==> flow/design.v <==
module alu(alu_out, multiply_top_in, divide_top_in, multiplicand_or_divider_in, sel);  
    input [64:0] multiply_top_in;  
    input [64:0] divide_top_in;  
    input [64:0] multiplicand_or_divider_in;  
    input sel;  
    output [64:0] alu_out;  
    wire [64:0] sum;  
    wire [64:0] diff;  
    assign sum = multiplicand_or_divider_in + multiply_top_in;
    assign diff = divide_top_in - multiplicand_or_divider_in;
    assign alu_out = sel ? sum : diff;
endmodule
module control(clk, reset, start, m_d, data_in, alu_sel, ready, wr, initial_wr, sh_right, sh_left);  
    input clk, reset, start, m_d;  
    input [1:0] data_in;  
    output ready, wr, initial_wr, sh_right, sh_left, alu_sel;  
    wire ready_check;
    wire wr_check;
    wire initial_wr_check;
    wire sh_right_check;
    wire sh_left_check;
    wire mul_wr;
    wire div_wr;
    reg [1:0] state;
    reg [9:0] counter;
    always @(posedge clk) begin
        if (reset) begin  
            state <= 2'd0;
            counter <= 10'd0;
        end
        else begin  
            case (state)  
                2'b00: begin  
                    if (start == 1) state <= 2'b01;  
                end
                2'b01: begin  
                    counter <= 0;  
                    state <= 2'b10;  
                end
                2'b10: begin  
                    if (counter == 63) state <= 2'b00;  
                    counter <= counter + 1;  
                end
            endcase
        end
    end
    assign alu_sel = m_d;  
    assign mul_wr = data_in[0] && m_d;  
    assign div_wr = !(data_in[1] || m_d);  
    assign wr_check = (state == 2'b10) && (mul_wr || div_wr);  
    assign wr = wr_check ? 1 : 0;  
    assign initial_wr_check = (state == 2'b01);  
    assign initial_wr = initial_wr_check ? 1 : 0;  
    assign sh_right_check = (state == 2'b10) && m_d;  
    assign sh_right = sh_right_check ? 1 : 0;  
    assign sh_left_check = (state == 2'b10) && (!m_d);  
    assign sh_left = sh_left_check ? 1 : 0;  
    assign ready_check = (state == 2'b00);  
    assign ready = ready_check ? 1 : 0;  
endmodule
module multiplicand_n_divider_register(clk, reset, data_in, data_out);
    input [63:0] data_in;  
    input clk, reset;  
    output [63:0] data_out;  
    reg [63:0] mul_div_reg;  
    always @(posedge clk) begin
        if (reset)  
            mul_div_reg <= 64'd0;  
        else 
            mul_div_reg <= data_in;  
    end
    assign data_out = mul_div_reg;
endmodule
module result_register(clk, reset, data_in, wr, initial_data_in, initial_wr, sh_right, sh_left, result);
    input [64:0] data_in;  
    input [63:0] initial_data_in;  
    input clk, reset, wr, initial_wr, sh_right, sh_left;  
    output [128:0] result;  
    reg [128:0] result_reg;  
    always @(posedge clk) begin
        if (reset)  
            result_reg <= 129'd0;  
        else begin
            if (initial_wr == 1)  
                result_reg <= {65'd0, initial_data_in};  
            else begin
                if (wr && sh_right)  
                    result_reg <= {1'd0, data_in, result_reg[63:1]}; 
                else if (wr && sh_left)  
                    result_reg <= {data_in, result_reg[62:0], 1'b1};
                else if (sh_right)  
                    result_reg <= {1'd0, result_reg[128:1]};
                else if (sh_left)  
                    result_reg <= {result_reg[127:0], 1'b0};
            end
        end
    end
    assign result = result_reg;
endmodule
module multiply_n_divide_top(clk, reset, a_in, b_in, m_d, start, result, ready);
    input [63:0] a_in, b_in;  
    input clk, reset, start, m_d;  
    output ready;  
    output [128:0] result;  
    wire [63:0] mul_div_reg_out;  
    wire [64:0] alu_out;  
    wire [128:0] res_reg_out;  
    wire control_wr;  
    wire control_initial_wr;  
    wire control_sh_right;  
    wire control_alu_sel;  
    wire control_sh_left;  
    multiplicand_n_divider_register mndr1(
        .clk(clk),
        .reset(reset),
        .data_in(b_in),
        .data_out(mul_div_reg_out)
    );
    alu alu1(
        .multiply_top_in(res_reg_out[128:64]),
        .divide_top_in(res_reg_out[127:63]),
        .multiplicand_or_divider_in({1'b0,mul_div_reg_out}),
        .sel(control_alu_sel),
        .alu_out(alu_out)
    );
    result_register resr1(
        .clk(clk),
        .reset(reset),
        .data_in(alu_out),
        .wr(control_wr),
        .initial_data_in(a_in),
        .initial_wr(control_initial_wr),
        .sh_right(control_sh_right),
        .sh_left(control_sh_left),
        .result(res_reg_out)
    );
    control cu1(
        .clk(clk),
        .reset(reset),
        .start(start),
        .m_d(m_d),
        .data_in({alu_out[64], res_reg_out[0]}),
        .alu_sel(control_alu_sel),
        .ready(ready),
        .wr(control_wr),
        .initial_wr(control_initial_wr),
        .sh_right(control_sh_right),
        .sh_left(control_sh_left)
    );
    assign result = res_reg_out;
endmodule
Settings: LEC_CHECK=0, ABC_AREA=1, CAP_MARGIN=20, CELL_PAD_IN_SITES_DETAIL_PLACEMENT=1, CORE_MARGIN=2, CORE_UTILIZATION=40, HOLD_SLACK_MARGIN=0.04, PLACE_DENSITY_LB_ADDON=0.14, SETUP_SLACK_MARGIN=0.57, SLEW_MARGIN=15, TNS_END_PERCENT=10; clock period 7.02 ns.
run.sh (not shown) runs the stock make flow with config.mk's settings and CLKGATE_MAP_FILE=.
The baseline ran to the end with no violations.
Rerun with:
==> flow/config.mk (replaced) <==
export PLATFORM = sky130hd
export DESIGN_NAME = multiply_n_divide_top
export DESIGN_NICKNAME = multiply_n_divide_top
export VERILOG_FILES = /design/flow/design.v
export SDC_FILE = /design/flow/constraint.sdc
export NUM_CORES = 4
export LEC_CHECK = 0
export CAP_MARGIN = 20
export CORE_MARGIN = 2
export CORE_UTILIZATION = 70
export CTS_CLUSTER_DIAMETER = 355
export CTS_CLUSTER_SIZE = 40
export SETUP_SLACK_MARGIN = 0.68
export SLEW_MARGIN = 20
==> flow/constraint.sdc (replaced) <==
create_clock -name core_clock -period 2.36 [get_ports {clk}]
set_input_delay 0.4720 -clock core_clock [delete_from_list [all_inputs] [get_ports {clk}]]
set_output_delay 0.4720 -clock core_clock [all_outputs]
set_load 0.01 [all_outputs]
Outcome: Now the flow died in 3_5_place_dp on DPL-0033; area after synthesis goes down by 19%; synthesized cell count goes down by 43%; die size goes down by 53%.


north:
// multiply_n_divide_top: RTL as listed in full above, without the edits since
Settings: LEC_CHECK=0, CAP_MARGIN=20, CORE_MARGIN=2, CORE_UTILIZATION=70, CTS_CLUSTER_DIAMETER=355, CTS_CLUSTER_SIZE=40, SETUP_SLACK_MARGIN=0.67, SLEW_MARGIN=20; clock period 2.36 ns.
The log for north ends in clock tree synthesis (4_1_cts) with error DPL-0038, so the run never completed.
diff inputs: north => south
Settings: PLACE_DENSITY newly set to 0.65; SETUP_SLACK_MARGIN changed from 0.67 to 0.19; CTS_CLUSTER_SIZE changed from 40 to 37; MAX_ROUTING_LAYER newly set to met4; CTS_CLUSTER_DIAMETER changed from 355 to 41; the clock period (ns, I/O delays scaled along) changed from 2.36 to 3.54.
[summary]
south: aborted in global routing (5_1_grt) (tool error). Mean instance size in the synthesized netlist: south vs north, no meaningful difference. Summary of south over north: final estimated routing congestion in global placement now smaller, post-place instance area now smaller, placement-stage worst setup slack now larger, area after synthesis comparable, instance count after placement with tap cells included now smaller. Fraction of the mapped netlist area in compound gates came out exactly the same in north and south.
Edits applied to the flow inputs when going from south to east:
Settings: clearing CTS_CLUSTER_SIZE, which used to be 37; swapping 2 for 10 in CORE_MARGIN; swapping 70 for 40 in CORE_UTILIZATION; clearing SETUP_SLACK_MARGIN, which used to be 0.19; putting HOLD_SLACK_MARGIN at 0.26 where nothing was set; clearing CTS_CLUSTER_DIAMETER, which used to be 41; clearing PLACE_DENSITY, which used to be 0.65; putting ABC_AREA at 1 where nothing was set; putting TNS_END_PERCENT at 45 where nothing was set; swapping 3.54 for 4.5 in the clock period (ns, I/O delays scaled along).
==> comparison <==
- Diff south -> east | synthesized cell count | up by more than half
- Comparing south and east, the higher summed standard-cell area reported by yosys is on east.
- From south to east the numbers moved as follows: die boundary height increased about 56%, unique cell type count in the Yosys netlist fell about 50%, share of synthesized cell area in and-or and or-and compound cells saw a decrease.
- Synthesized area divided by synthesized cell count, south and east: higher on south
- east reached the end of the flow, and the finished layout is clean on the timing, design-rule and antenna checks.


// multiply_n_divide_top: RTL as listed in full above, without the edits since
Settings: LEC_CHECK=0, ABC_AREA=1, CAP_MARGIN=20, CELL_PAD_IN_SITES_DETAIL_PLACEMENT=1, CELL_PAD_IN_SITES_GLOBAL_PLACEMENT=2, CORE_MARGIN=6, CORE_UTILIZATION=40, PLACE_DENSITY_LB_ADDON=0.14, SETUP_SLACK_MARGIN=0.57, SLEW_MARGIN=15, TNS_END_PERCENT=10; clock period 7.02 ns.
The starting point died in global placement with FLW-0024.
Edit:
Settings changed: ABC_AREA 1 to default, CELL_PAD_IN_SITES_DETAIL_PLACEMENT 1 to default, CELL_PAD_IN_SITES_GLOBAL_PLACEMENT 2 to default, CORE_MARGIN 6 to 2, CORE_UTILIZATION 40 to 66, PLACE_DENSITY_LB_ADDON 0.14 to default, SETUP_SLACK_MARGIN 0.57 to default, SLEW_MARGIN 15 to 20, TNS_END_PERCENT 10 to default.
Clock period 7.02 ns to 2.36 ns, I/O delays scaled along.
Now the flow failed in clock tree synthesis (DPL-0038).
Die size drops by 54%.
Area after synthesis drops by 19%.
Synthesized cell count drops by 43%.


== job 101 ==
// multiply_n_divide_top: RTL as listed in full above, without the edits since
export LEC_CHECK = 0
export CAP_MARGIN = 20
export CORE_MARGIN = 2
export CORE_UTILIZATION = 40
export SLEW_MARGIN = 20
create_clock -name core_clock -period 4.16 [get_ports {clk}]
The following lists how job 102 was set up differently from job 101:
# job 101
export LEC_CHECK = 0
export CAP_MARGIN = 20
export CORE_MARGIN = 2
export CORE_UTILIZATION = 40
export SLEW_MARGIN = 20
create_clock -name core_clock -period 4.16 [get_ports {clk}]
# job 102
export LEC_CHECK = 0
export CAP_MARGIN = 15
export CORE_MARGIN = 2
export CORE_UTILIZATION = 72
export CTS_CLUSTER_DIAMETER = 351
export CTS_CLUSTER_SIZE = 40
export HOLD_SLACK_MARGIN = -0.09
export SETUP_SLACK_MARGIN = -0.16
export SLEW_MARGIN = 20
create_clock -name core_clock -period 3.16 [get_ports {clk}]
Results
Comparing the two runs side by side, job 102 comes out behind job 101 on sum of net half-perimeters after detailed placement.
Job 101 -> job 102: synthesized cell count delta 0, exact match
Buffer count from post-CTS setup fixing, job 101 and job 102: lower on job 101
No final results exist for job 102, since it was stopped by error GRT-0116 during global routing.
Job 101 completed every stage of the flow, and the final layout passed the timing, design-rule and antenna checks.
Going from job 101 to job 102, post-placement setup slack shrinks by 0.85 ns.
There was hardly any difference in portion of the post-synthesis area used by sequential elements between job 101 and job 102.
[compare] base=job 101 new=job 102: async set or reset register ratio after synthesis shows no meaningful change; area inside the core boundary went down 44%.
Site row count of job 102 falls short of that of job 101 by more than a quarter.
For job 103, these inputs were changed with respect to job 102:
# job 102
export LEC_CHECK = 0
export CAP_MARGIN = 15
export CORE_MARGIN = 2
export CORE_UTILIZATION = 72
export CTS_CLUSTER_DIAMETER = 351
export CTS_CLUSTER_SIZE = 40
export HOLD_SLACK_MARGIN = -0.09
export SETUP_SLACK_MARGIN = -0.16
export SLEW_MARGIN = 20
create_clock -name core_clock -period 3.16 [get_ports {clk}]
# job 103
export LEC_CHECK = 0
export CAP_MARGIN = 20
export CORE_MARGIN = 2
export CORE_UTILIZATION = 72
export CTS_CLUSTER_DIAMETER = 203
export SETUP_SLACK_MARGIN = 0.27
export SLEW_MARGIN = 20
create_clock -name core_clock -period 3.89 [get_ports {clk}]
==> results <==
Job 103 finished every stage and its layout cleared the timing, design-rule and antenna checks. Re post-CTS repair timing setup buffer count: job 102 was higher than job 103. Comparing job 102 against job 103, there is no change at all in floorplan-stage core utilization. For the sum of net half-perimeters after detailed placement, job 103 came in 11 mm lower than job 102 did. Synthesized cell count: job 102 vs job 103 identical. Pre-CTS setup slack: job 103 better than job 102.
> inputs changed (job 103 -> job 104)
# job 103
export LEC_CHECK = 0
export CAP_MARGIN = 20
export CORE_MARGIN = 2
export CORE_UTILIZATION = 72
export CTS_CLUSTER_DIAMETER = 203
export SETUP_SLACK_MARGIN = 0.27
export SLEW_MARGIN = 20
create_clock -name core_clock -period 3.89 [get_ports {clk}]
# job 104
export LEC_CHECK = 0
export CAP_MARGIN = 20
export CORE_MARGIN = 2
export CORE_UTILIZATION = 70
export CTS_CLUSTER_SIZE = 37
export MAX_ROUTING_LAYER = met4
export SLEW_MARGIN = 20
create_clock -name core_clock -period 3.54 [get_ports {clk}]
Results
- Against job 103, job 104 comes in 1.2 points higher on part of the power in combinational logic.
- Job 104 ends up with higher power in sequential cells than job 103 does.
- Job 103 went all the way through synthesis, placement and routing and the layout is clean on timing, DRC and antenna.
- [job 104] flow finished | final checks: failed | reasons: negative setup slack
- Taking job 103 as the reference, in job 104 count of clock-buffer cells in the layout went down, combinational power went up, fraction of power spent switching nets did not really move.
- When the final numbers for job 104 and job 103 were put side by side, the cell area turned out to be greater in job 104.
Power figures rest on the tool's default switching activity, not on a simulated workload.
